==> design.v <==
module band_scale(POT, audio, scaled, rst_n, clk);
input rst_n, clk;
input [11:0]POT;
input signed [15:0]audio;
output [15:0]scaled;
logic [23:0]potSq;
logic signed [12:0]signedPot; 
logic signed [28:0]FIRscaled; 
logic flagPos, flagNeg, upperZero, upperOnes;
logic [23:0] potSq_q1;
assign potSq = POT*POT;
always_ff @(posedge clk, negedge rst_n) begin
  if (!rst_n)
    potSq_q1 <= '0;
  else
    potSq_q1 <= potSq;
end
assign signedPot = {1'b0, potSq_q1[23:12]};
assign FIRscaled = signedPot * audio;
assign upperZero = !(FIRscaled[27] && FIRscaled[26] && FIRscaled[25]);
assign upperOnes = FIRscaled[27] || FIRscaled[26] || FIRscaled[25];
assign flagNeg = (FIRscaled[28] && upperZero);
assign flagPos = (!FIRscaled[28] && upperOnes);
assign scaled = flagNeg ? 16'h8000 :
		flagPos ? 16'h7FFF : 
		FIRscaled[25:10];
endmodule
module EQ_Engine(clk, rst_n, lft_lp_out, rght_lp_out, lft_b1_out, rght_b1_out, lft_b2_out, rght_b2_out, lft_b3_out, rght_b3_out, lft_hp_out, rght_hp_out, aud_out_lft, aud_out_rght, POT_LP, POT_B1, POT_B2, POT_B3, POT_HP, VOL_POT);
input clk, rst_n;
input [11:0] POT_LP, POT_B1, POT_B2, POT_B3, POT_HP, VOL_POT;
input signed [15:0] lft_lp_out, rght_lp_out, lft_b1_out, rght_b1_out, lft_b2_out, rght_b2_out, lft_b3_out, rght_b3_out, lft_hp_out, rght_hp_out;
output [15:0] aud_out_lft, aud_out_rght;
logic signed [15:0] scaled_lp_lft, scaled_b1_lft, scaled_b2_lft, scaled_b3_lft, scaled_hp_lft, scaled_lp_rght, scaled_b1_rght, scaled_b2_rght, scaled_b3_rght, scaled_hp_rght;
logic signed [15:0] scaled_lp_lft_ff, scaled_b1_lft_ff, scaled_b2_lft_ff, scaled_b3_lft_ff, scaled_hp_lft_ff, scaled_lp_rght_ff, scaled_b1_rght_ff, scaled_b2_rght_ff, scaled_b3_rght_ff, scaled_hp_rght_ff;
logic signed [15:0] band_scale_sum_lft_ff, band_scale_sum_rght_ff, band_scale_sum_rght, band_scale_sum_lft;
logic signed [28:0] aud_out_mult_lft, aud_out_mult_rght;
band_scale bsleftlp(.POT(POT_LP), .audio(lft_lp_out), .scaled(scaled_lp_lft_ff), .clk(clk), .rst_n(rst_n));
band_scale bsleftb1(.POT(POT_B1), .audio(lft_b1_out), .scaled(scaled_b1_lft_ff), .clk(clk), .rst_n(rst_n));
band_scale bsleftb2(.POT(POT_B2), .audio(lft_b2_out), .scaled(scaled_b2_lft_ff), .clk(clk), .rst_n(rst_n));
band_scale bsleftb3(.POT(POT_B3), .audio(lft_b3_out), .scaled(scaled_b3_lft_ff), .clk(clk), .rst_n(rst_n));
band_scale bslefthp(.POT(POT_HP), .audio(lft_hp_out), .scaled(scaled_hp_lft_ff), .clk(clk), .rst_n(rst_n));
assign band_scale_sum_lft_ff = (scaled_lp_lft + scaled_b1_lft + scaled_b2_lft + scaled_b3_lft + scaled_hp_lft);
assign aud_out_mult_lft = (band_scale_sum_lft * $signed({1'b0, VOL_POT}));
assign aud_out_lft = aud_out_mult_lft [27:12];
band_scale bsrightlp(.POT(POT_LP), .audio(rght_lp_out), .scaled(scaled_lp_rght_ff), .clk(clk), .rst_n(rst_n));
band_scale bsrightb1(.POT(POT_B1), .audio(rght_b1_out), .scaled(scaled_b1_rght_ff), .clk(clk), .rst_n(rst_n));
band_scale bsrightb2(.POT(POT_B2), .audio(rght_b2_out), .scaled(scaled_b2_rght_ff), .clk(clk), .rst_n(rst_n));
band_scale bsrightb3(.POT(POT_B3), .audio(rght_b3_out), .scaled(scaled_b3_rght_ff), .clk(clk), .rst_n(rst_n));
band_scale bsrighthp(.POT(POT_HP), .audio(rght_hp_out), .scaled(scaled_hp_rght_ff), .clk(clk), .rst_n(rst_n));
assign band_scale_sum_rght_ff = (scaled_lp_rght + scaled_b1_rght + scaled_b2_rght + scaled_b3_rght + scaled_hp_rght);
assign aud_out_mult_rght = (band_scale_sum_rght * $signed({1'b0, VOL_POT}));
assign aud_out_rght = aud_out_mult_rght [27:12];
always_ff @(posedge clk, negedge rst_n) begin
  if (!rst_n) begin
    scaled_lp_lft <= '0;
    scaled_b1_lft <= '0;
    scaled_b2_lft <= '0;
    scaled_b3_lft <= '0;
    scaled_hp_lft <= '0;
    scaled_lp_rght <= '0;
    scaled_b1_rght <= '0;
    scaled_b2_rght <= '0;
    scaled_b3_rght <= '0;
    scaled_hp_rght <= '0;
  end
  else begin
    scaled_lp_lft <= scaled_lp_lft_ff;
    scaled_b1_lft <= scaled_b1_lft_ff;
    scaled_b2_lft <= scaled_b2_lft_ff;
    scaled_b3_lft <= scaled_b3_lft_ff;
    scaled_hp_lft <= scaled_hp_lft_ff;
    scaled_lp_rght <= scaled_lp_rght_ff;
    scaled_b1_rght <= scaled_b1_rght_ff;
    scaled_b2_rght <= scaled_b2_rght_ff;
    scaled_b3_rght <= scaled_b3_rght_ff;
    scaled_hp_rght <= scaled_hp_rght_ff;
  end
end
always_ff @(posedge clk, negedge rst_n) begin
  if (!rst_n) begin
    band_scale_sum_lft <= '0;
    band_scale_sum_rght <= '0;
  end
  else begin
    band_scale_sum_lft <= band_scale_sum_lft_ff;
    band_scale_sum_rght <= band_scale_sum_rght_ff;
  end
end
endmodule
==> run.sh <==
#!/bin/bash
# the make line also repeats each setting of config.mk as NAME=value (left out here)
make -C /OpenROAD-flow-scripts/flow DESIGN_CONFIG=/design/flow/config.mk WORK_HOME=/design/flow/orfs CLKGATE_MAP_FILE= finish
==> config.mk <==
export PLATFORM = sky130hd
export DESIGN_NAME = EQ_Engine
export DESIGN_NICKNAME = EQ_Engine
export VERILOG_FILES = /design/flow/design.v
export SDC_FILE = /design/flow/constraint.sdc
export NUM_CORES = 4
export LEC_CHECK = 0
export CAP_MARGIN = 20
export CELL_PAD_IN_SITES_DETAIL_PLACEMENT = 1
export CELL_PAD_IN_SITES_GLOBAL_PLACEMENT = 1
export CORE_ASPECT_RATIO = 0.99
export CORE_MARGIN = 2
export CORE_UTILIZATION = 45
export CTS_CLUSTER_DIAMETER = 212
export CTS_CLUSTER_SIZE = 26
export GPL_TIMING_DRIVEN = 0
export PLACE_DENSITY = 0.6
export SLEW_MARGIN = 30
==> constraint.sdc <==
create_clock -name core_clock -period 14.9 [get_ports {clk}]
set_input_delay 2.9800 -clock core_clock [delete_from_list [all_inputs] [get_ports {clk}]]
set_output_delay 2.9800 -clock core_clock [all_outputs]
set_load 0.01 [all_outputs]
==> metrics.csv, run 1 <==
stage,metric,value,unit
logic_synthesis,synth_cell_type_count,73,
setup_path,critPathTopFamily,adder cells,
hold_path,whs_path_depth,1,
logic_synthesis,avgSynthCellArea,9.14,um^2
logic_synthesis,top_area_frac,0.471,
floorplan,die_area,249000,um^2
placement,place_area,117000,um^2
sta,hold_viol,0,
clock_tree,clk_transition_reported_paths,110,ps
sta,slew_headroom,0.280,
logic_synthesis,ys_cells,12100,
setup_path,slowest_stage,clkdlybuf4s50_1,
setup_path,cp-startpoint,VOL_POT[1],
logic_synthesis,yosys_area,110000,um^2
logic_synthesis,yosysWarnings,2,
setup_path,cp.depth,26,
sta,finalCritPeriodShare,0.959,
routing,vias,78200,
logic_synthesis,ys_sh_aoi,0.0416,
clock_tree,cts_tree,yes,
logic_synthesis,fp_nets,15900,
finish,nets,16200,
floorplan,ios,266,
placement,dpl_worst_slack,567,ps
finish,fin_area,118000,um^2
flow_run,maxCapViolations,0,
logic_synthesis,synth.area.mux_share,0.00153,
clock_tree,clock_path_buffers,3,
placement,hpwl,283000,um
floorplan,dieWidth,501,um
routing,postRouteAntennaNets,0,
hold_path,min_from,scaled_hp_lft[0]$_DFF_PN0_,
setup_path,reg2reg_slack,6390,ps
logic_synthesis,top_cells_by_count,"inv_1 (3311), fa_1 (2591), and2_1 (1377)",
clock_tree,cts_sinks,252,
sta,finalClockSkew,54.6,ps
global_routing,grt_pass1_vias,91500,
routing,drc,0,
sta,fmax,70.0,MHz
setup_path,critPathMaxFanout,10,
global_routing,antenna_found_initial,17,
floorplan,core_area,243000,um^2
setup_path,path_common_cell,fa_1,
logic_synthesis,syn_inst,12100,
floorplan,rows,180,
logic_synthesis,fa_ha_area_frac,0.591,
hold_path,hold_end,band_scale_sum_lft[0]$_DFF_PN0_,
clock_tree,cts_resized,0,
finish,post-route-util,0.483,
sta,fin_setup_tns,0,ps
status,outcome,timing/DRC/antenna clean,
sta,slew_viol_final,0,
setup_path,r2r-start,bsrightlp.potSq_q1[12]$_DFF_PN0_,
logic_synthesis,yosysTopAreaCell,fa_1,
clock_tree,worstSkewPairLatency,640,ps
clock_tree,holdBufCountCts,0,
logic_synthesis,synthXorXnorAreaFrac,0.0290,
flow_run,openroad.warnings,47,
clock_tree,numCtsBuffers,17,
logic_synthesis,syn_area,110000,um^2
global_routing,grt_use_total,0.267,
logic_synthesis,ys_top_logic_family,adder cells,
routing,finalWirelength,320000,um
global_routing,grt_start_max_net_pins,86,
placement,io_buffer_count,260,
clock_tree,postCtsSetupRepairBufs,0,
setup_path,reg2reg_to,scaled_lp_rght[14]$_DFF_PN0_,
setup_path,rr_worst_depth,23,
logic_synthesis,postSynthSeqShare,0.0572,
setup_path,critPathCaptureType,primary output,
setup_path,crit_path_max_incr_delay,720,ps
finish,instances_no_fill,15500,
sta,worstMarginPinSlew,1080,ps
logic_synthesis,synth.most_common_cell,inv_1,
logic_synthesis,numSynthFlops,252,
logic_synthesis,area_leaders,"fa_1 (47%), ha_1 (12%), inv_1 (11%)",
logic_synthesis,ys_sh_simple,0.150,
placement,gp_congestion,0.891,
setup_path,path_class,input pin to primary output,
setup_path,arrival,11310,ps
global_routing,overflow,0,
floorplan,fp_util,0.453,
routing,first_pass_iters,7,
routing,wire_per_inst,20.6,um
logic_synthesis,edf_count,0,
logic_synthesis,ys_async_sr_fraction,1.00,
setup_path,crit_required,11920,ps
placement,place_inst,15500,
floorplan,die_h,496,um
clock_tree,h-tree-depth,1,
global_routing,grt_pass1_wl,514000,um
routing,drt_iter0_drc,3062,
setup_path,critPathLaunchType,input pin,
setup_path,endpoint,aud_out_rght[15],
sta,rsz0062_at_grt,false,
sta,worst_slack,610,ps
hold_path,hold_class,flop to flop,
sta,hold-worst-slack,531,ps
finish,syn_to_final_growth,6.67,%
clock_tree,clockRootBuffer,clkbuf_16,
logic_synthesis,flop_cell,dfrtp_1,
routing,viasPerCell,5.03,
sta,setup_viol,0,
sta,fin_crit,14290,ps
setup_path,crit_buf_inv,7,
==> final cells by class <==
type | instances | area (um^2)
antenna | 8 | 20.0
buffer | 481 | 1820
clock buffer | 18 | 439
clock inverter | 9 | 166
fill | 28300 | 126000
inverter | 3311 | 12400
multi-input combinational | 8008 | 89700
sequential | 252 | 6310
tap | 3185 | 3990
timing repair buffer | 264 | 2700
==> metal layers <==
layer,track usage,up-vias,wire [um]
met2,0.485,1050,164000
met4,0.0585,4,8900
met3,0.0181,338,8890
li1,-,35400,-
met1,0.349,41400,139000
met5,0,-,27
==> run 2: changes to the inputs <==
CELL_PAD_IN_SITES_DETAIL_PLACEMENT = unset   (was 1)
CELL_PAD_IN_SITES_GLOBAL_PLACEMENT = 0   (was 1)
CORE_ASPECT_RATIO = unset   (was 0.99)
CORE_MARGIN = 5   (was 2)
CORE_UTILIZATION = 65   (was 45)
CTS_CLUSTER_DIAMETER = 74   (was 212)
CTS_CLUSTER_SIZE = unset   (was 26)
GPL_ROUTABILITY_DRIVEN = 1   (was unset)
GPL_TIMING_DRIVEN = 1   (was 0)
MAX_ROUTING_LAYER = met4   (was unset)
MIN_ROUTING_LAYER = met1   (was unset)
PLACE_DENSITY = 0.36   (was 0.6)
SLEW_MARGIN = 20   (was 30)
TNS_END_PERCENT = 45   (was unset)
clock period = 6.66 ns   (was 14.9 ns; I/O delays follow)
==> metrics.csv, run 2 <==
stage,metric,value,unit
status,outcome,finished with violations,
status,so_faults,setup timing,
clock_tree,clock_path_buffers,3,
sta,hold_viol,0,
logic_synthesis,flop_cell,dfrtp_1,
logic_synthesis,postSynthSeqShare,0.0572,
floorplan,die_h,422,um
global_routing,overflow,0,
logic_synthesis,numSynthFlops,252,
setup_path,critPathTopFamily,adder cells,
logic_synthesis,fp_nets,15900,
hold_path,hold_end,band_scale_sum_rght[0]$_DFF_PN0_,
global_routing,grt_pass1_vias,92300,
flow_run,maxCapViolations,0,
routing,wire_per_inst,17.1,um
global_routing,grt_start_max_net_pins,175,
finish,logic_area,92000,um^2
logic_synthesis,ys_async_sr_fraction,1.00,
routing,drc,0,
setup_path,cp.depth,24,
clock_tree,cts_sinks,252,
hold_path,hold_class,flop to flop,
routing,postRouteAntennaNets,0,
routing,viasPerCell,5.22,
logic_synthesis,top_cells_by_count,"inv_1 (3311), fa_1 (2591), and2_1 (1377)",
sta,slew_headroom,0.371,
clock_tree,cts_tree,yes,
logic_synthesis,edf_count,0,
logic_synthesis,ys_top_logic_family,adder cells,
logic_synthesis,yosysWarnings,2,
sta,finalCritPeriodShare,1.24,
logic_synthesis,syn_inst,12100,
setup_path,critPathCaptureType,primary output,
setup_path,rr_worst_depth,24,
setup_path,path_class,input pin to primary output,
finish,syn_to_final_growth,18.3,%
routing,vias,82100,
hold_path,whs_path_depth,1,
logic_synthesis,area_leaders,"fa_1 (47%), ha_1 (12%), inv_1 (11%)",
floorplan,fp_util,0.652,
hold_path,min_from,scaled_hp_rght[0]$_DFF_PN0_,
setup_path,critPathLaunchType,input pin,
global_routing,antenna_found_initial,7,
sta,worstMarginPinSlew,943,ps
floorplan,dieWidth,422,um
routing,first_pass_iters,6,
placement,hpwl,234000,um
finish,nets,17400,
placement,io_buffer_count,265,
setup_path,path_common_cell,fa_1,
setup_path,crit_chain,buf_8 -> bufbuf_16 -> buf_4 -> nand2_1 -> inv_2 -> fa_1 -> fa_1 -> fa_1 -> inv_1 -> fa_1 -> inv_1 -> fa_1 -> ha_1 -> or3_1 -> nor3_2 -> or4_4 -> nand3_4 -> o41ai_4 -> buf_4 -> o21ai_4 -> o21a_1 -> nor2_2 -> xnor2_1 -> buf_2,
placement,gp_congestion,0.938,
floorplan,ios,266,
clock_tree,clockRootBuffer,clkbuf_16,
setup_path,reg2reg_to,scaled_hp_rght[11]$_DFF_PN0_,
finish,instances_no_fill,15700,
logic_synthesis,ys_cells,12100,
placement,place_inst,15500,
routing,finalWirelength,270000,um
logic_synthesis,yosysTopAreaCell,fa_1,
logic_synthesis,synth_cell_type_count,73,
logic_synthesis,fa_ha_area_frac,0.591,
logic_synthesis,yosys_area,110000,um^2
clock_tree,clk_transition_reported_paths,60,ps
setup_path,critPathMaxFanout,5,
clock_tree,holdBufCountCts,0,
setup_path,cp-startpoint,VOL_POT[1],
floorplan,die_area,178000,um^2
setup_path,slowest_stage,fa_1,
setup_path,endpoint,aud_out_rght[15],
logic_synthesis,top_area_frac,0.471,
logic_synthesis,ys_sh_aoi,0.0416,
floorplan,rows,151,
global_routing,grt_use_total,0.322,
logic_synthesis,synthXorXnorAreaFrac,0.0290,
finish,regArea,6310,um^2
sta,rsz0062_at_grt,true,
setup_path,r2r-start,bslefthp.potSq_q1[13]$_DFF_PN0_,
logic_synthesis,avgSynthCellArea,9.14,um^2
sta,finalClockSkew,49.3,ps
clock_tree,worstSkewPairLatency,620,ps
setup_path,arrival,6920,ps
setup_path,crit_required,5330,ps
sta,fin_setup_tns,-53890,ps
finish,fillers,12100,
sta,worst_slack,-1590,ps
logic_synthesis,ys_sh_simple,0.150,
clock_tree,numCtsBuffers,36,
sta,slew_viol_final,0,
clock_tree,h-tree-depth,2,
logic_synthesis,syn_area,110000,um^2
logic_synthesis,synth.area.mux_share,0.00153,
routing,drt_iter0_drc,4032,
global_routing,grt_pass1_wl,455000,um
sta,fmax,121,MHz
logic_synthesis,synth.most_common_cell,inv_1,
sta,setup_viol,128,
floorplan,core_area,169000,um^2
setup_path,crit_buf_inv,8,
sta,fin_crit,8250,ps
setup_path,crit_path_max_incr_delay,560,ps
setup_path,reg2reg_slack,-30,ps
flow_run,openroad.warnings,53,
[run 2: repair_timing]
action / 4_1_cts / 5_1_grt
endpoints found under the setup margin: 192 / 201
setup buffers: 84 / 43
pin swaps: 223 / 219
resized: 562 / 417
gates cloned: 13 / 7
[run 2: per-stage QoR]
step	worst slack (ps)	hold WS [ps]	cell area [um^2]	utilization
global placement	-2400	529	126000	0.747
floorplan	-949	456	111000	-
finish	-1590	564	130000	0.772
CTS	-1560	566	129000	0.762
global route	-1760	566	130000	0.772
detailed placement	-2520	516	126000	0.747
[run 2: layout make-up]
class / count / area share
clock inverter: 22 / 0.00178
clock buffer: 42 / 0.00748
timing repair buffer: 1884 / 0.120
tap: 2218 / 0.0213
multi-input combinational: 8010 / 0.706
sequential: 252 / 0.0484
antenna: 5 / 0.0000960
inverter: 3311 / 0.0954
[run 2: per-layer routing]
metal	vias to the layer above	share of wire	track usage
li1	37700	-	-
met1	42100	0.40	0.403
met2	1875	0.52	0.565
met3	493	0.047	0.0312
met4	0	0.033	0.0879
met5	-	0	-
==> run 3: changes to the inputs <==
CELL_PAD_IN_SITES_GLOBAL_PLACEMENT = unset   (was 0)
CORE_MARGIN = 2   (was 5)
CTS_CLUSTER_DIAMETER = 31   (was 74)
GPL_ROUTABILITY_DRIVEN = unset   (was 1)
GPL_TIMING_DRIVEN = unset   (was 1)
MAX_ROUTING_LAYER = unset   (was met4)
MIN_ROUTING_LAYER = unset   (was met1)
PLACE_DENSITY = 0.6   (was 0.36)
TNS_END_PERCENT = unset   (was 45)
clock period = 6.68 ns   (was 6.66 ns; I/O delays follow)
==> metrics.csv, run 3 <==
stage,metric,value,unit
floorplan,die_area,173000,um^2
finish,syn_to_final_growth,19.8,%
logic_synthesis,ys_sh_aoi,0.0416,
global_routing,overflow,0,
logic_synthesis,synth.most_common_cell,inv_1,
setup_path,crit_required,5340,ps
logic_synthesis,syn_area,110000,um^2
clock_tree,clk_transition_reported_paths,50,ps
logic_synthesis,area_leaders,"fa_1 (47%), ha_1 (12%), inv_1 (11%)",
flow_run,maxCapViolations,0,
sta,slew_viol_final,0,
logic_synthesis,fp_nets,15900,
global_routing,use_met3,0.0404,
hold_path,hold_end,band_scale_sum_rght[0]$_DFF_PN0_,
finish,instances_no_fill,15800,
sta,slew_headroom,0.418,
setup_path,critPathTopFamily,adder cells,
logic_synthesis,edf_count,0,
setup_path,r2r-start,bsrightlp.potSq_q1[20]$_DFF_PN0_,
logic_synthesis,avgSynthCellArea,9.14,um^2
placement,gp_congestion,0.910,
clock_tree,h-tree-depth,2,
routing,finalWirelength,272000,um
logic_synthesis,yosysTopAreaCell,fa_1,
status,so_faults,setup timing,
global_routing,antenna_found_initial,30,
routing,vias,83000,
sta,finalCritPeriodShare,1.24,
logic_synthesis,ys_sh_simple,0.150,
global_routing,grt_pass1_wl,454000,um
floorplan,core_area,169000,um^2
sta,fin_crit,8280,ps
finish,nets,17400,
finish,post-route-util,0.781,
floorplan,fp_util,0.652,
flow_run,openroad.warnings,53,
global_routing,grt_busiest_layer,met2,
setup_path,path_class,input pin to primary output,
global_routing,grt_use_total,0.326,
hold_path,min_from,scaled_hp_rght[0]$_DFF_PN0_,
sta,setup_viol,63,
sta,worstMarginPinSlew,866,ps
setup_path,cp.depth,25,
setup_path,critPathCaptureType,primary output,
placement,hpwl,233000,um
routing,postRouteAntennaNets,0,
logic_synthesis,top_cells_by_count,"inv_1 (3311), fa_1 (2591), and2_1 (1377)",
setup_path,endpoint,aud_out_rght[15],
setup_path,crit_path_max_incr_delay,560,ps
logic_synthesis,syn_inst,12100,
logic_synthesis,top_area_frac,0.471,
logic_synthesis,synth.area.mux_share,0.00153,
sta,hold-worst-slack,491,ps
hold_path,whs_path_depth,1,
routing,drt_iter0_drc,4433,
floorplan,ios,266,
logic_synthesis,flop_cell,dfrtp_1,
placement,io_buffer_count,265,
global_routing,met2_usage,0.586,
sta,hold_viol,0,
floorplan,die_h,416,um
sta,rsz0062_at_grt,true,
hold_path,hold_class,flop to flop,
logic_synthesis,numSynthFlops,252,
sta,finalClockSkew,62.5,ps
setup_path,critPathMaxFanout,8,
status,outcome,finished with violations,
logic_synthesis,ys_top_logic_family,adder cells,
setup_path,arrival,6950,ps
floorplan,rows,151,
routing,drc,0,
setup_path,rr_worst_depth,25,
sta,fmax,121,MHz
global_routing,grt_start_max_net_pins,116,
logic_synthesis,ys_async_sr_fraction,1.00,
clock_tree,cts_tree,yes,
clock_tree,cts_sinks,252,
logic_synthesis,fa_ha_area_frac,0.591,
clock_tree,numCtsBuffers,52,
sta,worst_slack,-1600,ps
global_routing,grtUsageMet1,0.407,
routing,first_pass_iters,6,
routing,wire_per_inst,17.2,um
logic_synthesis,ys_cells,12100,
placement,place_inst,15500,
clock_tree,worstSkewPairLatency,680,ps
global_routing,grt_pass1_vias,93300,
setup_path,cp-startpoint,VOL_POT[4],
setup_path,critPathLaunchType,input pin,
logic_synthesis,synth_cell_type_count,73,
setup_path,reg2reg_slack,30,ps
logic_synthesis,yosysWarnings,2,
setup_path,slowest_stage,fa_1,
logic_synthesis,yosys_area,110000,um^2
logic_synthesis,synthXorXnorAreaFrac,0.0290,
floorplan,dieWidth,416,um
routing,viasPerCell,5.25,
clock_tree,clock_path_buffers,3,
setup_path,reg2reg_to,scaled_lp_lft[12]$_DFF_PN0_,
clock_tree,clockRootBuffer,clkbuf_16,
logic_synthesis,postSynthSeqShare,0.0572,
setup_path,crit_buf_inv,8,
[run 3: timing repair]
| action | CTS | global route |
|---|---|---|
| endpoints found under the setup margin | 187 | 192 |
| hold buffers | 0 | 0 |
| buffers inserted | 118 | 59 |
| gates cloned | 12 | 11 |
| pin swaps | 303 | 344 |
| resized | 819 | 530 |
[run 3: layout make-up]
cell class / count / area [um^2]
multi-input combinational: 8011 / 92700
fill: 11800 / 36900
timing repair buffer: 1921 / 15900
inverter: 3311 / 12400
sequential: 252 / 6320
tap: 2218 / 2780
clock buffer: 54 / 1320
clock inverter: 44 / 554
antenna: 9 / 22.5
[run 3: layer usage]
layer,vias up,part of all wire
met5,-,0.00059
met4,24,0.037
met3,506,0.052
met2,1960,0.52
met1,42700,0.39
li1,37800,-
[run 3: stage by stage]
step           setup WS, ps  area (um^2)  setup TNS, ps
4_1_cts               -1650       130000         -43520
6_report              -1600       132000         -38720
5_1_grt               -1780       132000         -53980
3_3_place_gp          -2450       126000        -225570
3_5_place_dp          -2490       126000        -241930
2_1_floorplan          -937       112000         -29570
==> run 4: changes to the inputs <==
CAP_MARGIN = 15   (was 20)
CELL_PAD_IN_SITES_DETAIL_PLACEMENT = 0   (was unset)
CELL_PAD_IN_SITES_GLOBAL_PLACEMENT = 0   (was unset)
CORE_ASPECT_RATIO = 1.68   (was unset)
CORE_UTILIZATION = 53   (was 65)
CTS_CLUSTER_DIAMETER = unset   (was 31)
GPL_ROUTABILITY_DRIVEN = 1   (was unset)
GPL_TIMING_DRIVEN = 0   (was unset)
PLACE_DENSITY = 0.87   (was 0.6)
clock period = 6.43 ns   (was 6.68 ns; I/O delays follow)
==> metrics.csv, run 4 <==
stage,metric,value,unit
routing,highest_layer,met5,
clock_tree,cts_sinks,252,
sta,finalClockSkew,26.9,ps
logic_synthesis,synthXorXnorAreaFrac,0.0290,
logic_synthesis,avgSynthCellArea,9.14,um^2
status,outcome,finished with violations,
sta,fmax,120,MHz
global_routing,grt_pass1_wl,507000,um
logic_synthesis,syn_area,110000,um^2
setup_path,path_class,input pin to primary output,
logic_synthesis,ys_async_sr_fraction,1.00,
flow_run,maxCapViolations,0,
flow_run,openroad.warnings,49,
logic_synthesis,ys_sh_aoi,0.0416,
global_routing,grt_use_total,0.310,
setup_path,reg2reg_to,scaled_lp_lft[13]$_DFF_PN0_,
routing,wl_met3,27800,um
status,so_faults,setup timing,
setup_path,critPathLaunchType,input pin,
floorplan,fp_util,0.534,
setup_path,crit_path_max_incr_delay,550,ps
setup_path,crit_buf_inv,7,
logic_synthesis,synth.most_common_cell,inv_1,
routing,drt_iter0_drc,6842,
routing,wl_met1,101000,um
sta,rsz0062_at_grt,true,
logic_synthesis,fp_nets,15900,
sta,setup_viol,183,
hold_path,hold_end,band_scale_sum_lft[0]$_DFF_PN0_,
sta,hold_viol,0,
finish,post-route-util,0.623,
floorplan,ios,266,
setup_path,cp.depth,26,
sta,worstMarginPinSlew,1120,ps
finish,fin_area,129000,um^2
logic_synthesis,yosys_area,110000,um^2
logic_synthesis,fa_ha_area_frac,0.591,
setup_path,slowest_stage,fa_1,
clock_tree,cts_tree,yes,
clock_tree,holdBufCountCts,0,
setup_path,r2r-start,bsrightlp.potSq_q1[15]$_DFF_PN0_,
placement,place_inst,15000,
logic_synthesis,ys_sh_simple,0.150,
setup_path,critPathMaxFanout,6,
finish,instances_no_fill,15700,
global_routing,overflow,0,
logic_synthesis,top_area_frac,0.471,
hold_path,min_from,scaled_hp_lft[0]$_DFF_PN0_,
logic_synthesis,syn_inst,12100,
logic_synthesis,synth_cell_type_count,73,
sta,worst_slack,-1910,ps
sta,slew_headroom,0.251,
routing,met2_length,170000,um
routing,first_pass_iters,11,
floorplan,core_area,206000,um^2
routing,postRouteAntennaNets,0,
setup_path,rr_worst_depth,24,
hold_path,whs_path_depth,1,
clock_tree,clk_transition_reported_paths,70,ps
hold_path,hold_class,flop to flop,
clock_tree,clock_path_buffers,3,
finish,syn_to_final_growth,16.7,%
sta,finalCritPeriodShare,1.30,
setup_path,endpoint,aud_out_rght[15],
setup_path,arrival,7060,ps
placement,gp_congestion,0.977,
logic_synthesis,area_leaders,"fa_1 (47%), ha_1 (12%), inv_1 (11%)",
floorplan,die_h,595,um
logic_synthesis,numSynthFlops,252,
global_routing,antenna_found_initial,60,
floorplan,dieWidth,356,um
setup_path,crit_required,5140,ps
clock_tree,worstSkewPairLatency,670,ps
logic_synthesis,top_cells_by_count,"inv_1 (3311), fa_1 (2591), and2_1 (1377)",
setup_path,critPathTopFamily,adder cells,
logic_synthesis,yosysTopAreaCell,fa_1,
placement,place_area,118000,um^2
logic_synthesis,ys_cells,12100,
clock_tree,numCtsBuffers,29,
setup_path,critPathCaptureType,primary output,
global_routing,grt_start_max_net_pins,97,
floorplan,die_area,212000,um^2
routing,drc,0,
sta,fin_crit,8340,ps
global_routing,grt_pass1_vias,98200,
setup_path,cp-startpoint,VOL_POT[1],
routing,wire_per_inst,21.5,um
logic_synthesis,postSynthSeqShare,0.0572,
routing,viasPerCell,5.61,
finish,nets,16800,
floorplan,rows,216,
logic_synthesis,yosysWarnings,2,
placement,hpwl,254000,um
routing,vias,88000,
logic_synthesis,flop_cell,dfrtp_1,
setup_path,reg2reg_slack,-680,ps
logic_synthesis,edf_count,0,
clock_tree,h-tree-depth,1,
logic_synthesis,synth.area.mux_share,0.00153,
setup_path,path_common_cell,fa_1,
logic_synthesis,ys_top_logic_family,adder cells,
sta,slew_viol_final,0,
placement,io_buffer_count,260,
clock_tree,clockRootBuffer,clkbuf_16,
routing,finalWirelength,338000,um
-- run 4: layer usage --
metal,track usage,vias up
met1,0.303,43900
met3,0.0628,2459
li1,-,36600
met5,0,-
met4,0.268,16
met2,0.553,5043
-- run 4: layout make-up --
| class | count | area, um^2 |
|---|---|---|
| plain buffers | 466 | 4390 |
| well taps | 2725 | 3410 |
| diodes | 44 | 110 |
| inverters | 3311 | 12500 |
| repair buffers | 834 | 7130 |
| flip-flops and latches | 252 | 6310 |
| multi-input cells | 8008 | 93800 |
| fillers | 14800 | 77900 |
| clock inverters | 21 | 190 |
| clock buffers | 33 | 761 |
-- run 4: through the flow --
| step | hold slack [ps] | setup TNS (ps) | setup slack, ps |
|---|---|---|---|
| after floorplan | 456 | -56770 | -1090 |
| after global routing | 533 | -110440 | -2060 |
| after global placement | 505 | -2277320 | -7670 |
| after CTS | 519 | -61970 | -1700 |
| after detailed placement | 501 | -381100 | -3450 |
| final | 520 | -86890 | -1910 |
-- run 4: repair_timing --
item	in CTS	in global routing
cloned	24	6
pin swaps	464	421
setup endpoints to repair	212	203
setup buffers	441	112
resized	1518	848
endpoints found under the hold margin	0	0
==> run 5: changes to the inputs <==
CAP_MARGIN = 20   (was 15)
CELL_PAD_IN_SITES_DETAIL_PLACEMENT = 1   (was 0)
CELL_PAD_IN_SITES_GLOBAL_PLACEMENT = 3   (was 0)
CORE_ASPECT_RATIO = 0.59   (was 1.68)
CORE_UTILIZATION = 45   (was 53)
CTS_CLUSTER_DIAMETER = 212   (was unset)
GPL_ROUTABILITY_DRIVEN = unset   (was 1)
PLACE_DENSITY = 0.6   (was 0.87)
clock period = 7.41 ns   (was 6.43 ns; I/O delays follow)
==> metrics.csv, run 5 <==
stage,metric,value,unit
global_routing,met2_usage,0.429,
global_routing,grt_start_max_net_pins,99,
routing,wire_per_inst,22.2,um
logic_synthesis,yosysTopAreaCell,fa_1,
logic_synthesis,syn_inst,12100,
floorplan,rows,139,
global_routing,antenna_found_initial,55,
floorplan,die_h,384,um
sta,slew_viol_final,0,
routing,finalWirelength,351000,um
finish,syn_to_final_growth,12.5,%
placement,gp_congestion,0.913,
sta,hold_viol,0,
status,outcome,finished with violations,
setup_path,cp.depth,23,
setup_path,path_common_cell,fa_1,
setup_path,crit_buf_inv,7,
routing,drt_iter0_drc,4497,
setup_path,rr_worst_depth,31,
setup_path,reg2reg_slack,130,ps
status,so_faults,setup timing,
sta,setup_viol,32,
setup_path,path_class,input pin to primary output,
clock_tree,numCtsBuffers,31,
setup_path,critPathLaunchType,input pin,
hold_path,min_from,scaled_hp_rght[0]$_DFF_PN0_,
finish,fin_area,124000,um^2
sta,worst_slack,-1060,ps
routing,drc,0,
sta,finalCritPeriodShare,1.14,
logic_synthesis,numSynthFlops,252,
routing,first_pass_iters,5,
clock_tree,clock_path_buffers,3,
logic_synthesis,synth.most_common_cell,inv_1,
logic_synthesis,flop_cell,dfrtp_1,
clock_tree,cts_sinks,252,
global_routing,overflow,0,
flow_run,maxCapViolations,0,
sta,fin_crit,8470,ps
global_routing,grt_use_total,0.290,
finish,regArea,6310,um^2
routing,viasPerCell,5.05,
setup_path,r2r-start,bsleftb3.potSq_q1[20]$_DFF_PN0_,
routing,postRouteAntennaNets,0,
setup_path,critPathCaptureType,primary output,
setup_path,crit_chain,buf_12 -> buf_8 -> buf_6 -> and2_4 -> fa_1 -> fa_1 -> inv_2 -> fa_1 -> fa_1 -> inv_1 -> fa_1 -> ha_4 -> nand4_1 -> a2111oi_4 -> nor3_2 -> or4_4 -> nand3_4 -> o41ai_4 -> o21bai_1 -> buf_4 -> a21oi_4 -> xnor2_2 -> buf_2,
sta,slew_headroom,0.283,
clock_tree,h-tree-depth,1,
logic_synthesis,postSynthSeqShare,0.0572,
setup_path,slowest_stage,fa_1,
setup_path,crit_path_max_incr_delay,560,ps
setup_path,endpoint,aud_out_rght[13],
finish,instances_no_fill,15900,
logic_synthesis,ys_sh_aoi,0.0416,
setup_path,cp-startpoint,VOL_POT[7],
global_routing,grtUsageMet1,0.459,
finish,logic_area,92000,um^2
flow_run,openroad.warnings,51,
placement,place_area,117000,um^2
routing,vias,80100,
global_routing,grt_pass1_wl,549000,um
logic_synthesis,yosys_area,110000,um^2
finish,nets,16500,
logic_synthesis,top_area_frac,0.471,
clock_tree,worstSkewPairLatency,730,ps
floorplan,dieWidth,648,um
logic_synthesis,top_cells_by_count,"inv_1 (3311), fa_1 (2591), and2_1 (1377)",
floorplan,core_area,243000,um^2
logic_synthesis,avgSynthCellArea,9.14,um^2
placement,hpwl,305000,um
hold_path,hold_end,band_scale_sum_rght[0]$_DFF_PN0_,
logic_synthesis,syn_area,110000,um^2
sta,worstMarginPinSlew,1080,ps
floorplan,ios,266,
setup_path,critPathTopFamily,adder cells,
logic_synthesis,area_leaders,"fa_1 (47%), ha_1 (12%), inv_1 (11%)",
finish,fillers,28000,
sta,finalClockSkew,55.6,ps
logic_synthesis,yosysWarnings,2,
logic_synthesis,synth_cell_type_count,73,
clock_tree,clockRootBuffer,clkbuf_16,
logic_synthesis,fa_ha_area_frac,0.591,
logic_synthesis,ys_cells,12100,
floorplan,die_area,249000,um^2
logic_synthesis,fp_nets,15900,
logic_synthesis,synthXorXnorAreaFrac,0.0290,
sta,fin_setup_tns,-20680,ps
setup_path,critPathMaxFanout,5,
placement,io_buffer_count,260,
hold_path,whs_path_depth,1,
logic_synthesis,edf_count,0,
global_routing,grt_busiest_layer,met1,
sta,fmax,118,MHz
setup_path,arrival,6990,ps
logic_synthesis,ys_sh_simple,0.150,
global_routing,grt_pass1_vias,90600,
placement,place_inst,15600,
sta,rsz0062_at_grt,true,
global_routing,use_met3,0.0484,
setup_path,crit_required,5930,ps
clock_tree,clk_transition_reported_paths,60,ps
logic_synthesis,ys_top_logic_family,adder cells,
setup_path,reg2reg_to,scaled_b3_lft[8]$_DFF_PN0_,
logic_synthesis,ys_async_sr_fraction,1.00,
floorplan,fp_util,0.453,
hold_path,hold_class,flop to flop,
logic_synthesis,synth.area.mux_share,0.00153,
clock_tree,cts_tree,yes,
==> run 5: cell type report <==
class / count / area share
Multi-Input combinational cell: 8008 / 0.742
Inverter: 3311 / 0.100
Sequential cell: 252 / 0.0509
Timing Repair Buffer: 483 / 0.0366
Tap cell: 3243 / 0.0327
Buffer: 476 / 0.0283
Clock buffer: 34 / 0.00651
Clock inverter: 23 / 0.00214
Antenna cell: 23 / 0.000464
==> run 5: routing by layer <==
layer | vias to the layer above | share of wire
li1 | 35900 | -
met1 | 42400 | 0.50
met2 | 1586 | 0.42
met3 | 203 | 0.062
met4 | 6 | 0.011
met5 | - | 0.00013
==> run 5: what timing repair did <==
item	4_1_cts	5_1_grt
endpoints found under the setup margin	199	190
hold endpoints to repair	0	0
setup buffers	143	75
gates cloned	4	5
gates resized	925	740
pin swaps	150	185
hold buffers	0	0
==> run 5: metrics by stage <==
step                utilization  worst slack, ps  hold WS [ps]
finish                    0.509            -1060           558
floorplan                     -             -499           456
CTS                       0.501            -1100           573
detailed placement        0.482            -2910           528
global route              0.509            -1270           586
global placement          0.482            -7320           521
==> run 6: changes to the inputs <==
CELL_PAD_IN_SITES_DETAIL_PLACEMENT = unset   (was 1)
CELL_PAD_IN_SITES_GLOBAL_PLACEMENT = 1   (was 3)
CORE_ASPECT_RATIO = 1.09   (was 0.59)
CORE_UTILIZATION = 51   (was 45)
CTS_CLUSTER_DIAMETER = unset   (was 212)
GPL_TIMING_DRIVEN = unset   (was 0)
PLACE_DENSITY = unset   (was 0.6)
PLACE_DENSITY_LB_ADDON = 0.03   (was unset)
clock period = 11.5 ns   (was 7.41 ns; I/O delays follow)
==> metrics.csv, run 6 <==
stage,metric,value,unit
status,outcome,timing/DRC/antenna clean,
setup_path,critPathLaunchType,input pin,
global_routing,overflow,0,
setup_path,crit_path_max_incr_delay,560,ps
floorplan,ios,266,
hold_path,min_from,scaled_b3_lft[0]$_DFF_PN0_,
logic_synthesis,ys_sh_simple,0.150,
logic_synthesis,yosysWarnings,2,
logic_synthesis,yosys_area,110000,um^2
routing,wire_per_inst,17.4,um
logic_synthesis,syn_inst,12100,
placement,io_buffer_count,265,
logic_synthesis,yosysTopAreaCell,fa_1,
routing,drc,0,
logic_synthesis,synth.most_common_cell,inv_1,
floorplan,fp_util,0.512,
finish,fillers,20100,
logic_synthesis,fa_ha_area_frac,0.591,
sta,hold_viol,0,
finish,nets,15800,
sta,slew_headroom,0.234,
setup_path,critPathCaptureType,primary output,
placement,place_area,115000,um^2
setup_path,path_common_cell,fa_1,
hold_path,hold_end,band_scale_sum_lft[0]$_DFF_PN0_,
clock_tree,clockRootBuffer,clkbuf_16,
logic_synthesis,synth_cell_type_count,73,
placement,gp_congestion,0.872,
global_routing,antenna_found_initial,46,
sta,finalClockSkew,15.6,ps
clock_tree,h-tree-depth,1,
sta,worstMarginPinSlew,1140,ps
setup_path,endpoint,aud_out_lft[14],
setup_path,reg2reg_to,scaled_b2_rght[1]$_DFF_PN0_,
logic_synthesis,avgSynthCellArea,9.14,um^2
clock_tree,cts_tree,yes,
flow_run,openroad.warnings,46,
sta,fmax,89.4,MHz
logic_synthesis,top_cells_by_count,"inv_1 (3311), fa_1 (2591), and2_1 (1377)",
finish,syn_to_final_growth,5.87,%
routing,vias,74900,
logic_synthesis,ys_sh_aoi,0.0416,
setup_path,cp.depth,26,
clock_tree,worstSkewPairLatency,640,ps
logic_synthesis,edf_count,0,
clock_tree,cts_sinks,252,
setup_path,arrival,8880,ps
setup_path,cp-startpoint,VOL_POT[1],
setup_path,crit_buf_inv,8,
setup_path,crit_required,9200,ps
sta,setup_viol,0,
sta,worst_slack,315,ps
global_routing,grt_pass1_wl,438000,um
hold_path,hold_class,flop to flop,
logic_synthesis,synth.area.mux_share,0.00153,
setup_path,reg2reg_slack,3680,ps
global_routing,grt_use_total,0.248,
setup_path,path_class,input pin to primary output,
setup_path,rr_worst_depth,22,
logic_synthesis,synthXorXnorAreaFrac,0.0290,
routing,finalWirelength,260000,um
logic_synthesis,top_area_frac,0.471,
global_routing,grt_pass1_vias,83700,
routing,viasPerCell,5.03,
finish,fin_area,117000,um^2
logic_synthesis,syn_area,110000,um^2
clock_tree,clk_transition_reported_paths,60,ps
sta,fin_crit,11180,ps
global_routing,grt_start_max_net_pins,83,
floorplan,dieWidth,449,um
logic_synthesis,ys_top_logic_family,adder cells,
logic_synthesis,postSynthSeqShare,0.0572,
setup_path,r2r-start,bsrightb2.potSq_q1[14]$_DFF_PN0_,
setup_path,critPathMaxFanout,31,
placement,hpwl,219000,um
setup_path,slowest_stage,clkdlybuf4s50_1,
routing,drt_iter0_drc,2570,
flow_run,maxCapViolations,0,
floorplan,die_h,489,um
placement,dpl_worst_slack,195,ps
logic_synthesis,ys_cells,12100,
floorplan,die_area,220000,um^2
logic_synthesis,fp_nets,15900,
routing,postRouteAntennaNets,0,
hold_path,whs_path_depth,2,
logic_synthesis,area_leaders,"fa_1 (47%), ha_1 (12%), inv_1 (11%)",
setup_path,critPathTopFamily,adder cells,
clock_tree,postCtsSetupRepairBufs,0,
logic_synthesis,numSynthFlops,252,
clock_tree,numCtsBuffers,30,
clock_tree,clock_path_buffers,3,
floorplan,rows,178,
routing,first_pass_iters,5,
logic_synthesis,ys_async_sr_fraction,1.00,
floorplan,core_area,215000,um^2
sta,finalCritPeriodShare,0.973,
logic_synthesis,flop_cell,dfrtp_1,
sta,slew_viol_final,0,
-- run 6: cell type report --
type                            instances  area (um^2)  area share
Antenna cell                           18         45.0    0.000386
Clock buffer                           36          813     0.00697
Clock inverter                         20          343     0.00294
Inverter                             3311        12400       0.107
Multi-Input combinational cell       8008        89700       0.769
Sequential cell                       252         6310      0.0541
Tap cell                             2880         3600      0.0309
Timing Repair Buffer                  356         3420      0.0293
-- run 6: through the flow --
stage	cells	hold slack (ps)	TNS, ps	util
after CTS	14900	613	0	0.541
after global placement	14800	591	0	0.536
after global routing	14900	632	-5.03	0.541
final	14900	604	0	0.542
after floorplan	12100	456	0	-
after detailed placement	14800	595	0	0.536
-- run 6: timing repair --
action | 4_1_cts | 5_1_grt
setup endpoints to repair | 0 | 7
hold buffers | 0 | 0
gates resized | 0 | 7
-- run 6: per-layer routing --
metal  GRT usage  part of all wire  vias up
met2       0.455              0.52      931
met3      0.0189             0.029      276
li1            -                 -    34600
met1       0.321              0.43    39000
met5           0           0.00083        -
met4      0.0523             0.023       36
==> run 7: changes to the inputs <==
CAP_MARGIN = 5   (was 20)
CELL_PAD_IN_SITES_GLOBAL_PLACEMENT = unset   (was 1)
CORE_ASPECT_RATIO = unset   (was 1.09)
CORE_UTILIZATION = 72   (was 51)
PLACE_DENSITY_LB_ADDON = unset   (was 0.03)
clock period = 7.92 ns   (was 11.5 ns; I/O delays follow)
==> metrics.csv, run 7 <==
stage,metric,value,unit
logic_synthesis,avgSynthCellArea,9.14,um^2
sta,finalCritPeriodShare,1.09,
routing,drc,0,
clock_tree,clk_transition_reported_paths,60,ps
clock_tree,cts_sinks,252,
logic_synthesis,yosysTopAreaCell,fa_1,
setup_path,critPathCaptureType,primary output,
logic_synthesis,ys_async_sr_fraction,1.00,
sta,fin_setup_tns,-11230,ps
logic_synthesis,synth.area.mux_share,0.00153,
setup_path,cp.depth,26,
logic_synthesis,ys_top_logic_family,adder cells,
logic_synthesis,yosysWarnings,2,
setup_path,arrival,7080,ps
placement,gp_congestion,0.935,
logic_synthesis,yosys_area,110000,um^2
sta,finalClockSkew,18.4,ps
logic_synthesis,synth_cell_type_count,73,
placement,hpwl,222000,um
sta,fin_crit,8660,ps
floorplan,fp_util,0.725,
logic_synthesis,top_area_frac,0.471,
clock_tree,numCtsBuffers,30,
flow_run,maxCapViolations,0,
finish,post-route-util,0.797,
sta,setup_viol,25,
logic_synthesis,syn_inst,12100,
logic_synthesis,area_leaders,"fa_1 (47%), ha_1 (12%), inv_1 (11%)",
floorplan,die_area,156000,um^2
routing,first_pass_iters,6,
clock_tree,h-tree-depth,1,
setup_path,reg2reg_to,scaled_lp_rght[14]$_DFF_PN0_,
hold_path,min_from,scaled_hp_lft[0]$_DFF_PN0_,
setup_path,path_common_cell,fa_1,
logic_synthesis,postSynthSeqShare,0.0572,
routing,vias,79500,
routing,wire_per_inst,17.4,um
setup_path,r2r-start,bsrightlp.potSq_q1[20]$_DFF_PN0_,
setup_path,crit_required,6340,ps
sta,slew_headroom,0.254,
clock_tree,clock_path_buffers,3,
hold_path,hold_class,flop to flop,
global_routing,grt_use_total,0.344,
placement,dpl_worst_slack,-1750,ps
status,so_faults,setup timing,
setup_path,critPathTopFamily,adder cells,
floorplan,ios,266,
setup_path,slowest_stage,fa_1,
logic_synthesis,synthXorXnorAreaFrac,0.0290,
logic_synthesis,syn_area,110000,um^2
logic_synthesis,fa_ha_area_frac,0.591,
clock_tree,worstSkewPairLatency,650,ps
floorplan,dieWidth,395,um
flow_run,openroad.warnings,54,
logic_synthesis,top_cells_by_count,"inv_1 (3311), fa_1 (2591), and2_1 (1377)",
sta,fmax,115,MHz
sta,hold_viol,0,
logic_synthesis,numSynthFlops,252,
placement,io_buffer_count,265,
finish,syn_to_final_growth,9.90,%
global_routing,overflow,0,
floorplan,die_h,395,um
placement,place_inst,14500,
global_routing,grt_pass1_vias,89200,
routing,viasPerCell,5.43,
setup_path,rr_worst_depth,26,
logic_synthesis,ys_cells,12100,
routing,postRouteAntennaNets,0,
logic_synthesis,fp_nets,15900,
status,outcome,finished with violations,
global_routing,grt_start_max_net_pins,187,
global_routing,antenna_found_initial,13,
floorplan,rows,143,
clock_tree,clockRootBuffer,clkbuf_16,
floorplan,core_area,152000,um^2
setup_path,path_class,input pin to primary output,
hold_path,whs_path_depth,1,
setup_path,cp-startpoint,VOL_POT[1],
routing,drt_iter0_drc,4153,
setup_path,crit_buf_inv,11,
finish,nets,16500,
clock_tree,cts_tree,yes,
logic_synthesis,flop_cell,dfrtp_1,
sta,slew_viol_final,0,
logic_synthesis,ys_sh_simple,0.150,
setup_path,crit_path_max_incr_delay,540,ps
setup_path,endpoint,aud_out_rght[12],
global_routing,grt_pass1_wl,434000,um
logic_synthesis,synth.most_common_cell,inv_1,
logic_synthesis,edf_count,0,
routing,finalWirelength,255000,um
setup_path,critPathMaxFanout,3,
finish,instances_no_fill,14700,
hold_path,hold_end,band_scale_sum_lft[0]$_DFF_PN0_,
setup_path,critPathLaunchType,input pin,
sta,worstMarginPinSlew,1110,ps
sta,rsz0062_at_grt,true,
logic_synthesis,ys_sh_aoi,0.0416,
clock_tree,holdBufCountCts,0,
setup_path,reg2reg_slack,860,ps
sta,worst_slack,-745,ps
## run 7: repair_timing
item	4_1_cts	5_1_grt
gates resized	271	100
gates cloned	1	1
endpoints found under the setup margin	34	113
buffers inserted	33	18
pin swaps	93	76
## run 7: stage by stage
step	hold slack (ps)	area, um^2
2_1_floorplan	456	110000
3_3_place_gp	468	119000
3_5_place_dp	476	119000
4_1_cts	489	121000
5_1_grt	517	121000
6_report	488	121000
## run 7: cell type report
class                   instances  area, um^2
diodes                          5        12.5
clock buffers                  36         813
clock inverters                19         315
fillers                     10300       30800
inverters                    3311       12400
multi-input cells            8008       90300
flip-flops and latches        252        6310
well taps                    2030        2540
repair buffers                992        8370
## run 7: metal layers
layer,vias up,track usage,wire [um]
li1,35900,-,-
met1,40800,0.453,102000
met2,2343,0.599,129000
met3,514,0.0422,15300
met4,12,0.108,8890
met5,-,0,67
==> run 8: changes to the inputs <==
CAP_MARGIN = 20   (was 5)
CELL_PAD_IN_SITES_GLOBAL_PLACEMENT = 0   (was unset)
CORE_UTILIZATION = 71   (was 72)
CTS_CLUSTER_DIAMETER = 74   (was unset)
CTS_CLUSTER_SIZE = 60   (was unset)
GPL_ROUTABILITY_DRIVEN = 1   (was unset)
GPL_TIMING_DRIVEN = 1   (was unset)
MIN_ROUTING_LAYER = met1   (was unset)
PLACE_DENSITY = 0.63   (was unset)
SETUP_SLACK_MARGIN = 1.3   (was unset)
TNS_END_PERCENT = 5   (was unset)
clock period = 5.27 ns   (was 7.92 ns; I/O delays follow)
==> metrics.csv, run 8 <==
stage,metric,value,unit
finish,nets,17500,
sta,fin_setup_tns,-290430,ps
floorplan,die_h,398,um
hold_path,hold_class,input pin to asynchronous set/reset pin,
global_routing,overflow,0,
setup_path,critPathTopFamily,adder cells,
routing,wire_per_inst,17.5,um
global_routing,grt_start_max_net_pins,82,
setup_path,critPathCaptureType,primary output,
placement,hpwl,238000,um
global_routing,grt_use_total,0.359,
setup_path,critPathLaunchType,input pin,
logic_synthesis,ys_cells,12100,
logic_synthesis,area_leaders,"fa_1 (47%), ha_1 (12%), inv_1 (11%)",
logic_synthesis,syn_area,110000,um^2
logic_synthesis,ys_async_sr_fraction,1.00,
routing,drt_iter0_drc,4797,
finish,regArea,6320,um^2
setup_path,path_common_cell,fa_1,
status,outcome,finished with violations,
global_routing,antenna_found_initial,22,
logic_synthesis,postSynthSeqShare,0.0572,
logic_synthesis,ys_sh_simple,0.150,
logic_synthesis,fa_ha_area_frac,0.591,
routing,finalWirelength,275000,um
setup_path,arrival,6950,ps
clock_tree,cts_tree,yes,
global_routing,grt_pass1_vias,94700,
logic_synthesis,flop_cell,dfrtp_1,
routing,vias,84600,
setup_path,r2r-start,bsrightlp.potSq_q1[13]$_DFF_PN0_,
setup_path,crit_buf_inv,8,
floorplan,rows,144,
clock_tree,clock_path_buffers,3,
sta,fin_crit,8010,ps
sta,hold_viol,0,
placement,io_buffer_count,265,
sta,slew_headroom,0.506,
logic_synthesis,fp_nets,15900,
logic_synthesis,syn_inst,12100,
clock_tree,numCtsBuffers,23,
logic_synthesis,ys_top_logic_family,adder cells,
logic_synthesis,yosysWarnings,2,
logic_synthesis,top_cells_by_count,"inv_1 (3311), fa_1 (2591), and2_1 (1377)",
logic_synthesis,synth_cell_type_count,73,
routing,drc,0,
routing,viasPerCell,5.38,
setup_path,crit_required,4220,ps
sta,rsz0062_at_grt,true,
setup_path,crit_path_max_incr_delay,580,ps
logic_synthesis,synth.most_common_cell,inv_1,
finish,syn_to_final_growth,18.4,%
setup_path,endpoint,aud_out_rght[12],
clock_tree,cts_sinks,252,
sta,finalCritPeriodShare,1.52,
setup_path,crit_chain,buf_6 -> buf_8 -> buf_12 -> nand2_4 -> fa_1 -> fa_1 -> fa_1 -> fa_1 -> inv_2 -> fa_1 -> ha_4 -> nand4_1 -> a2111oi_4 -> buf_4 -> nor3_4 -> or4_4 -> nand3_4 -> o41ai_4 -> o21bai_1 -> buf_4 -> buf_6 -> xor2_1 -> buf_2,
status,so_faults,setup timing,
sta,slew_viol_final,0,
setup_path,cp-startpoint,VOL_POT[4],
flow_run,maxCapViolations,0,
clock_tree,worstSkewPairLatency,640,ps
floorplan,die_area,158000,um^2
sta,fmax,125,MHz
clock_tree,holdBufCountCts,0,
setup_path,slowest_stage,a2111oi_4,
finish,fillers,9030,
setup_path,critPathMaxFanout,4,
sta,worstMarginPinSlew,742,ps
placement,gp_congestion,0.961,
sta,setup_viol,222,
setup_path,reg2reg_slack,-1330,ps
clock_tree,clk_transition_reported_paths,90,ps
logic_synthesis,synth.area.mux_share,0.00153,
sta,worst_slack,-2740,ps
clock_tree,h-tree-depth,1,
floorplan,dieWidth,398,um
setup_path,reg2reg_to,scaled_lp_lft[7]$_DFF_PN0_,
floorplan,core_area,154000,um^2
finish,logic_area,91500,um^2
routing,postRouteAntennaNets,0,
sta,finalClockSkew,48.0,ps
setup_path,rr_worst_depth,24,
global_routing,grt_pass1_wl,456000,um
routing,first_pass_iters,6,
setup_path,path_class,input pin to primary output,
flow_run,openroad.warnings,51,
floorplan,fp_util,0.715,
logic_synthesis,yosys_area,110000,um^2
floorplan,ios,266,
logic_synthesis,ys_sh_aoi,0.0416,
logic_synthesis,yosysTopAreaCell,fa_1,
logic_synthesis,synthXorXnorAreaFrac,0.0290,
logic_synthesis,avgSynthCellArea,9.14,um^2
logic_synthesis,top_area_frac,0.471,
logic_synthesis,edf_count,0,
setup_path,cp.depth,23,
finish,post-route-util,0.847,
clock_tree,clockRootBuffer,clkbuf_16,
logic_synthesis,numSynthFlops,252,
## run 8: routing by layer
layer | global-route usage | part of all wire | vias up
li1 | - | - | 38000
met1 | 0.450 | 0.38 | 43100
met2 | 0.633 | 0.51 | 2770
met3 | 0.0508 | 0.064 | 747
met4 | 0.132 | 0.043 | 14
met5 | 0 | 0.00037 | -
## run 8: area by class of cell
| class | instances | share of cell area |
|---|---|---|
| clock inverter | 19 | 0.00274 |
| clock buffer | 23 | 0.00441 |
| multi-input combinational | 8008 | 0.701 |
| tap | 2044 | 0.0196 |
| inverter | 3311 | 0.0953 |
| sequential | 252 | 0.0484 |
| timing repair buffer | 2054 | 0.128 |
| antenna | 13 | 0.000249 |
## run 8: what timing repair did
action,4_1_cts,5_1_grt
setup buffers,36,15
gates resized,568,211
pin swaps,191,117
cloned,2,0
endpoints found under the hold margin,0,0
setup endpoints to repair,267,268
## run 8: through the flow
| stage | setup slack, ps | std cells | hold slack (ps) | cell area, um^2 |
|---|---|---|---|---|
| after floorplan | -1780 | 12100 | 456 | 111000 |
| after detailed placement | -3330 | 15600 | 482 | 127000 |
| after global placement | -3230 | 15600 | 468 | 127000 |
| final | -2740 | 15700 | 400 | 130000 |
| after CTS | -2340 | 15700 | 394 | 130000 |
| after global routing | -2820 | 15700 | 438 | 130000 |
==> run 9: changes to the inputs <==
ABC_AREA = 1   (was unset)
CELL_PAD_IN_SITES_GLOBAL_PLACEMENT = unset   (was 0)
CORE_ASPECT_RATIO = 0.53   (was unset)
CORE_MARGIN = 5   (was 2)
CORE_UTILIZATION = 40   (was 71)
CTS_CLUSTER_DIAMETER = unset   (was 74)
CTS_CLUSTER_SIZE = 59   (was 60)
GPL_ROUTABILITY_DRIVEN = 0   (was 1)
GPL_TIMING_DRIVEN = 0   (was 1)
HOLD_SLACK_MARGIN = -0.05   (was unset)
MIN_ROUTING_LAYER = unset   (was met1)
PLACE_DENSITY = unset   (was 0.63)
PLACE_DENSITY_LB_ADDON = 0.3   (was unset)
SETUP_SLACK_MARGIN = unset   (was 1.3)
SLEW_MARGIN = 25   (was 20)
TNS_END_PERCENT = unset   (was 5)
clock period = 16.5 ns   (was 5.27 ns; I/O delays follow)
==> metrics.csv, run 9 <==
stage,metric,value,unit
hold_path,min_from,scaled_hp_lft[0]$_DFF_PN0_,
logic_synthesis,yosysTopAreaCell,fa_1,
logic_synthesis,yosysWarnings,2,
logic_synthesis,syn_inst,15700,
setup_path,crit_path_max_incr_delay,900,ps
clock_tree,cts_sinks,252,
logic_synthesis,yosys_area,120000,um^2
setup_path,critPathTopFamily,adder cells,
logic_synthesis,synth.area.mux_share,0,
clock_tree,h-tree-depth,1,
clock_tree,holdBufCountCts,0,
placement,place_area,128000,um^2
routing,vias,95800,
setup_path,critPathCaptureType,primary output,
flow_run,openroad.warnings,46,
routing,drc,0,
flow_run,maxCapViolations,0,
logic_synthesis,syn_area,120000,um^2
routing,finalWirelength,371000,um
clock_tree,numCtsBuffers,31,
logic_synthesis,top_cells_by_count,"inv_1 (5201), nand2_1 (4062), fa_1 (2591)",
status,outcome,timing/DRC/antenna clean,
sta,slew_viol_final,0,
floorplan,rows,146,
routing,viasPerCell,4.78,
sta,hold-worst-slack,540,ps
sta,slew_headroom,0.230,
sta,rsz0062_at_grt,false,
floorplan,die_h,409,um
setup_path,path_class,input pin to primary output,
clock_tree,clock_path_buffers,3,
setup_path,cp.depth,20,
placement,hpwl,331000,um
global_routing,grt_pass1_wl,579000,um
routing,drt_iter0_drc,9410,
setup_path,critPathMaxFanout,10,
setup_path,slowest_stage,clkdlybuf4s50_1,
sta,finalClockSkew,36.6,ps
floorplan,fp_util,0.402,
logic_synthesis,ys_top_logic_family,adder cells,
global_routing,antenna_found_initial,40,
clock_tree,cts_tree,yes,
setup_path,crit_required,13200,ps
finish,nets,19900,
finish,syn_to_final_growth,7.39,%
logic_synthesis,fp_nets,19600,
sta,fin_crit,14030,ps
sta,fin_setup_tns,0,ps
floorplan,dieWidth,763,um
floorplan,core_area,299000,um^2
sta,worstMarginPinSlew,1160,ps
logic_synthesis,synth.most_common_cell,inv_1,
logic_synthesis,ys_sh_aoi,0.0402,
setup_path,r2r-start,bsrightlp.potSq_q1[13]$_DFF_PN0_,
hold_path,hold_class,flop to flop,
logic_synthesis,area_leaders,"fa_1 (43%), inv_1 (16%), nand2_1 (13%)",
clock_tree,worstSkewPairLatency,670,ps
setup_path,rr_worst_depth,28,
sta,finalCritPeriodShare,0.850,
routing,first_pass_iters,6,
floorplan,die_area,312000,um^2
finish,fin_area,129000,um^2
finish,fillers,30700,
logic_synthesis,ys_cells,15700,
logic_synthesis,fa_ha_area_frac,0.543,
setup_path,reg2reg_to,scaled_lp_rght[5]$_DFF_PN0_,
setup_path,reg2reg_slack,8940,ps
sta,setup_viol,0,
routing,postRouteAntennaNets,0,
setup_path,path_common_cell,fa_1,
logic_synthesis,edf_count,0,
global_routing,overflow,0,
routing,wire_per_inst,18.5,um
global_routing,grt_use_total,0.241,
logic_synthesis,postSynthSeqShare,0.0525,
logic_synthesis,synth_cell_type_count,44,
setup_path,endpoint,aud_out_rght[14],
clock_tree,clockRootBuffer,clkbuf_16,
logic_synthesis,top_area_frac,0.432,
floorplan,ios,266,
logic_synthesis,ys_sh_simple,0.160,
logic_synthesis,flop_cell,dfrtp_1,
sta,fmax,71.3,MHz
hold_path,whs_path_depth,1,
placement,io_buffer_count,261,
clock_tree,clk_transition_reported_paths,60,ps
setup_path,critPathLaunchType,input pin,
logic_synthesis,numSynthFlops,252,
logic_synthesis,synthXorXnorAreaFrac,0.0256,
global_routing,grt_start_max_net_pins,87,
clock_tree,postCtsSetupRepairBufs,0,
hold_path,hold_end,band_scale_sum_lft[0]$_DFF_PN0_,
setup_path,arrival,10730,ps
setup_path,cp-startpoint,VOL_POT[2],
global_routing,grt_pass1_vias,95200,
finish,post-route-util,0.432,
setup_path,crit_buf_inv,7,
logic_synthesis,avgSynthCellArea,7.63,um^2
setup_path,crit_chain,clkdlybuf4s50_1 -> clkbuf_1 -> nand2_1 -> inv_1 -> fa_1 -> fa_1 -> fa_1 -> inv_1 -> fa_1 -> fa_1 -> inv_1 -> ha_1 -> a21oi_1 -> inv_1 -> a21oi_1 -> nor2_1 -> a2111oi_1 -> nand4_1 -> nand2_1 -> clkdlybuf4s50_1,
logic_synthesis,ys_async_sr_fraction,1.00,
clock_tree,cts_resized,0,
sta,hold_viol,0,
[run 9: layer usage]
metal  wire length (um)  track usage
met1             187000        0.400
met5                 75            0
met4               4000       0.0250
met2             129000        0.294
met3              50800       0.0880
[run 9: final cells by class]
cell class / count / area, um^2 / share of cell area
Multi-Input combinational cell: 9777 / 92200 / 0.715
Inverter: 5211 / 19600 / 0.152
Sequential cell: 252 / 6310 / 0.0489
Tap cell: 3996 / 5000 / 0.0388
Timing Repair Buffer: 265 / 2710 / 0.0210
Buffer: 488 / 1970 / 0.0153
Clock buffer: 40 / 860 / 0.00667
Clock inverter: 18 / 236 / 0.00183
Antenna cell: 21 / 52.6 / 0.000408
[run 9: per-stage QoR]
step           instances  worst slack (ps)
2_1_floorplan      15700              5320
3_3_place_gp       20000              -234
3_5_place_dp       20000              2570
4_1_cts            20000              2550
5_1_grt            20100              2330
6_report           20100              2470
